## run 1
Design battleship, start of the top module:
module battleship(
input wire clk,
input wire rst,  
input wire ARDUINO_A0,    
input wire ARDUINO_A1,    
input wire ARDUINO_A2,    
input wire ARDUINO_A3,    
output reg ARDUINO_IO0,   
output reg ARDUINO_IO1,   
output reg ARDUINO_IO2,   
output reg ARDUINO_IO6,   
output reg ARDUINO_IO7,   
output reg ARDUINO_IO8,   
output reg ARDUINO_IO9,   
output reg ARDUINO_IO10,  
output reg ARDUINO_IO11,  
output reg ARDUINO_A4,  
output reg ARDUINO_A5,  
output reg PMOD1_D0_P,  
output reg PMOD1_D0_N,  
output reg PMOD1_D1_P,  
output reg PMOD1_D1_N,  
output reg PMOD1_D2_P,  
output reg PMOD1_D2_N,  
output reg PMOD2_D0_P,  
output reg PMOD2_D0_N,  
output reg PMOD2_D1_P,  
output reg PMOD2_D2_P,  
output reg PMOD2_D2_N,  
output reg PMOD2_D3_P,  
output reg ARDUINO_IO3,   
output reg ARDUINO_IO4,   
output reg ARDUINO_IO5    
);
Size in the first run: about 1500 cells after synthesis, about 32 I/O pins, about 10000 µm² of cells after synthesis.
Settings: LEC_CHECK=0, ABC_AREA=1, CAP_MARGIN=20, CORE_ASPECT_RATIO=1.46, CORE_MARGIN=2, CORE_UTILIZATION=72, SLEW_MARGIN=20; clock period 3.41 ns.
run.sh (not shown) runs the stock make flow with config.mk's settings and CLKGATE_MAP_FILE=.
The inputs of run 2 differ from those of run 1 as listed below.
Settings: CTS_CLUSTER_SIZE now 98, previously not set; CORE_ASPECT_RATIO no longer set, was 1.46; CTS_CLUSTER_DIAMETER now 393, previously not set; the clock period (ns, I/O delays scaled along) now 2.91, was 3.41.
==> comparison <==
STATUS run=run 2 STAGES=ALL_DONE FINAL_CHECKS=FAILED CAUSE=setup timing
Run 2 has maximum frequency above what run 1 had.
Compare run 1 and run 2 | number of standard cells in the final layout excluding fillers higher: run 2
| power | run 2 vs run 1 | worse |
The run with more routed wire is run 2, not run 1.
As far as antenna cell count goes, run 1 and run 2 are indistinguishable; the numbers are identical.
Changes in run 3 relative to run 2:
Settings: CTS_CLUSTER_DIAMETER: 393 -> 377; CTS_CLUSTER_SIZE: 98 -> 99; the clock period (ns, I/O delays scaled along): 2.91 -> 2.42.
Notes after the runs:
- Each of run 3 and run 2 falls short of a clean finish.
- FAIL run 3 @ global routing: tool exited with error
- Diff run 2 -> run 3 | number of gates given a new drive strength after cts | increase of 143
- The placer's final routability congestion estimate number comes out higher for run 3 vs run 2.
- As far as synthesized-area fraction occupied by ao, oa, aoi and oai cells goes, run 3 and run 2 are indistinguishable; the numbers are identical.
- Standard-cell row count came out exactly the same in run 3 and run 2.
- Fraction of the mapped netlist area in simple logic gates came out exactly the same in run 3 and run 2.
- Run 3 against run 2: setup slack after placement now smaller, post-CTS setup repair buffer count increased 21, die outline area was more or less identical, total I/O pin count was more or less identical.
- Max cell area after placement across run 3 and run 2: run 3
- Diff run 2 -> run 3 | instance count after placement with tap cells included | up by a few percent
Edits applied to the flow inputs when going from run 3 to run 4:
Settings: CTS_CLUSTER_DIAMETER: 377 -> 79; CTS_CLUSTER_SIZE: 99 -> unset; the clock period (ns, I/O delays scaled along): 2.42 -> 3.41.
==> results <==
Run 4 finished every step from synthesis to the final layout, and the layout passed the timing, design-rule and antenna checks. Number of cells after detailed placement (run 4 over run 3): decrease, 5.6%. As far as number of cells in the yosys synthesis report goes, run 4 and run 3 are indistinguishable; the numbers are identical. Cell area after placement shrinks by a little under 10% when moving from run 3 to run 4. Per the comparison of run 4 with run 3, routability congestion estimate from global placement shows an increase of 0.36%; area of the mapped netlist level; number of cells upsized or downsized after cts decreased by 150 relative to the old numbers.
[inputs] run 5 vs run 4
Settings: CORE_UTILIZATION: 72 -> 64; CTS_CLUSTER_DIAMETER: 79 -> unset; the clock period (ns, I/O delays scaled along): 3.41 -> 2.91.
[summary]
- Delta (run 5 minus run 4): routed wire length went up about 0.35%; number of diodes held; global placer's final weighted congestion went down 0.0059; sequential share of power went down 0.2 points; maximum frequency went up 11%.
- inputRow[2]$_DFF_P_ as the start point of the critical path was reported by run 4, and inputRow[1]$_DFF_P_ by run 5.
- The setup slack of run 5 is smaller than that of run 4.
- Against run 4, run 5 reports a global router's overall resource usage that is lower.
- Run 5 -> stages 100% | layout checks FAIL | setup timing

run A:
Starting RTL as in the previous note.
==> flow/config.mk <==
export PLATFORM = sky130hd
export DESIGN_NAME = battleship
export DESIGN_NICKNAME = battleship
export VERILOG_FILES = /design/flow/design.v
export SDC_FILE = /design/flow/constraint.sdc
export NUM_CORES = 4
export LEC_CHECK = 0
export ABC_AREA = 1
export CAP_MARGIN = 20
export CORE_MARGIN = 2
export CORE_UTILIZATION = 72
export CTS_CLUSTER_DIAMETER = 63
export CTS_CLUSTER_SIZE = 45
export MAX_ROUTING_LAYER = met4
export MIN_ROUTING_LAYER = met1
export PLACE_DENSITY_LB_ADDON = 0.03
export SLEW_MARGIN = 20
export TNS_END_PERCENT = 40
==> flow/constraint.sdc <==
create_clock -name core_clock -period 3.02 [get_ports {clk}]
set_input_delay 0.6040 -clock core_clock [delete_from_list [all_inputs] [get_ports {clk}]]
set_output_delay 0.6040 -clock core_clock [all_outputs]
set_load 0.01 [all_outputs]
In run A the implementation completed, yet the final layout does not meet the checks, the culprit being setup timing.
The following lists how run B was set up differently from run A:
- clearing MIN_ROUTING_LAYER, which used to be met1
- clearing CTS_CLUSTER_DIAMETER, which used to be 63
- clearing TNS_END_PERCENT, which used to be 40
- clearing PLACE_DENSITY_LB_ADDON, which used to be 0.03
- clearing CTS_CLUSTER_SIZE, which used to be 45
- clearing MAX_ROUTING_LAYER, which used to be met4
- swapping 3.02 for 4.21 in the clock period (ns, I/O delays scaled along)
### Flow results
- Run B finished every step from synthesis to the final layout, and the layout passed the timing, design-rule and antenna checks.
- Compared to run A, run B has fraction of power consumed by combinational cells 0.3 points lower.
- [run B] starting DRC count in detailed routing fell about 15% relative to run A
- From run A to run B the numbers moved as follows: core utilization of the finished layout moved down, internal power moved down, fmax fell by 55 MHz, hold slack fell 0.0076 ns.
- Routed wire length (run A / run B): 1.11
- Status: clock skew parity (run B, run A)
The inputs of run C differ from those of run B as listed below.
- putting HOLD_SLACK_MARGIN at -0.1 where nothing was set
- clearing ABC_AREA, which used to be 1
- swapping 4.21 for 3.43 in the clock period (ns, I/O delays scaled along)
--- outcome ---
Final checks on run C, whose flow otherwise completed, came back failing, citing setup timing.
NOTE reported sequential group power run B->run C increased by more than 10%
Looking at maximum fanout along the worst path, run C sits 10 lower than run B does.
Lower setup total negative slack among run C and run B: run C
Between run C and run B, non-clock inverter total of the final layout is higher for run B, run C comes in under that.
Per the comparison of run C with run B, maximum clock rate shows an increase of 2.8%; post-synthesis cell count from yosys shows a reduction of 23%.
Final wirelength of run C falls short of that of run B by more than 10%.
Compare run C and run B | via count of the first global-routing pass higher: run B

Starting RTL as in the previous note.
Settings: LEC_CHECK=0, ABC_AREA=1, CAP_MARGIN=5, CELL_PAD_IN_SITES_DETAIL_PLACEMENT=2, CORE_MARGIN=6, CORE_UTILIZATION=52, CTS_CLUSTER_DIAMETER=63, CTS_CLUSTER_SIZE=45, GPL_ROUTABILITY_DRIVEN=0, GPL_TIMING_DRIVEN=1, MAX_ROUTING_LAYER=met4, MIN_ROUTING_LAYER=met2, PLACE_DENSITY_LB_ADDON=0.24, SETUP_SLACK_MARGIN=1.26, SLEW_MARGIN=30, TNS_END_PERCENT=50; clock period 5.85 ns.
The first run did not get past detailed placement with DPL-0033.
Next try:
- CAP_MARGIN: 5 -> 20
- CELL_PAD_IN_SITES_DETAIL_PLACEMENT: 2 -> unset
- CORE_MARGIN: 6 -> 2
- CORE_UTILIZATION: 52 -> 72
- GPL_ROUTABILITY_DRIVEN: 0 -> unset
- GPL_TIMING_DRIVEN: 1 -> unset
- MIN_ROUTING_LAYER: met2 -> met1
- PLACE_DENSITY: unset -> 0.35
- PLACE_DENSITY_LB_ADDON: 0.24 -> unset
- SETUP_SLACK_MARGIN: 1.26 -> unset
- SLEW_MARGIN: 30 -> 20
- TNS_END_PERCENT: 50 -> unset
- clock period: 5.85 -> 2.58 ns (I/O delays scaled with it)
After rerunning:
- The changed run ran to the end with violations: setup timing
- synthesized cell count stays the same
- die area decreases by 34%
- area after synthesis stays the same
Next try:
- HOLD_SLACK_MARGIN: unset -> -0.1
- SETUP_SLACK_MARGIN: unset -> 0.93
- clock period: 2.58 -> 3.11 ns (I/O delays scaled with it)
This time the run did not get past global routing.
Die area does not change.
Area after synthesis is unchanged.
Synthesized cell count stays the same.
Next try:
- CTS_CLUSTER_SIZE: 45 -> 15
- HOLD_SLACK_MARGIN: -0.1 -> unset
- PLACE_DENSITY: 0.35 -> unset
- PLACE_DENSITY_LB_ADDON: unset -> 0.03
- SETUP_SLACK_MARGIN: 0.93 -> 0.75
- clock period: 3.11 -> 2.52 ns (I/O delays scaled with it)
Effect: The new run died in clock tree synthesis, error DPL-0033. Die area does not change. Synthesized area is unchanged. Synthesized cell count is unchanged.

== try-juniper ==
battleship again, from the RTL that the note above started with.
Settings: LEC_CHECK=0, CAP_MARGIN=0, CORE_MARGIN=2, CORE_UTILIZATION=72, CTS_CLUSTER_DIAMETER=361, CTS_CLUSTER_SIZE=36, MAX_ROUTING_LAYER=met4, PLACE_DENSITY=0.41, SLEW_MARGIN=20; clock period 4.12 ns.
try-juniper completed; timing, DRC and antenna clean
Changes in try-garnet relative to try-juniper:
Settings: PLACE_DENSITY no longer set, was 0.41; CTS_CLUSTER_DIAMETER now 393, was 361; CORE_UTILIZATION now 68, was 72; SETUP_SLACK_MARGIN now 1.01, previously not set; MIN_ROUTING_LAYER now met1, previously not set; the clock period (ns, I/O delays scaled along) now 3.41, was 4.12.
==> results <==
Nothing crashed in try-garnet and all stages finished; the problem is that the final layout failed, the offending checks being setup timing.
Compare try-garnet and try-juniper | final core utilization lower: try-juniper
On net switching component of the power: try-garnet sits above try-juniper.
There was hardly any difference in worst hold slack across all endpoints between try-juniper and try-garnet.
try-garnet vs. try-juniper: worst-case setup margin in the final layout went down by 0.55 ns.
Die: try-garnet bigger than try-juniper
Relative to try-juniper, combinational share of power increased by 0.8 points in try-garnet.
Compared with try-juniper, try-garnet is the more power-hungry design.
Input changes introduced in try-ember (baseline for comparison: try-garnet):
Settings: removing SETUP_SLACK_MARGIN (formerly 1.01); changing CORE_UTILIZATION from 68 to 29; removing MAX_ROUTING_LAYER (formerly met4); removing CTS_CLUSTER_DIAMETER (formerly 393); changing CAP_MARGIN from 0 to 20; removing MIN_ROUTING_LAYER (formerly met1); removing CTS_CLUSTER_SIZE (formerly 36); changing the clock period (ns, I/O delays scaled along) from 3.41 to 7.92.
==> results <==
- The non-clock buffer instance count of the final layout in try-ember is 0.25 times that in try-garnet.
- Between try-garnet and try-ember, post-cts sizing count decreased.
- try-ember | status: complete | timing, DRC, antenna: pass
- Sort try-garnet and try-ember by core utilization desc -> top: try-garnet
- Post-route non-filler standard cell count is lower on try-garnet
- In try-ember the total of endpoints with negative setup slack in the final report turned out 35 lower than in try-garnet.
- On wire length per cell after detailed routing, the higher figure sits with try-garnet, not try-ember.
- Against try-garnet, try-ember comes in 4.7 points higher on sequential cell area share.
- Summary of try-ember over try-garnet: first-pass GRT wire length moved down, final wirelength decreased 14 mm, starting utilization of the core area saw a decrease.
Power figures rest on the tool's default switching activity, not on a simulated workload.
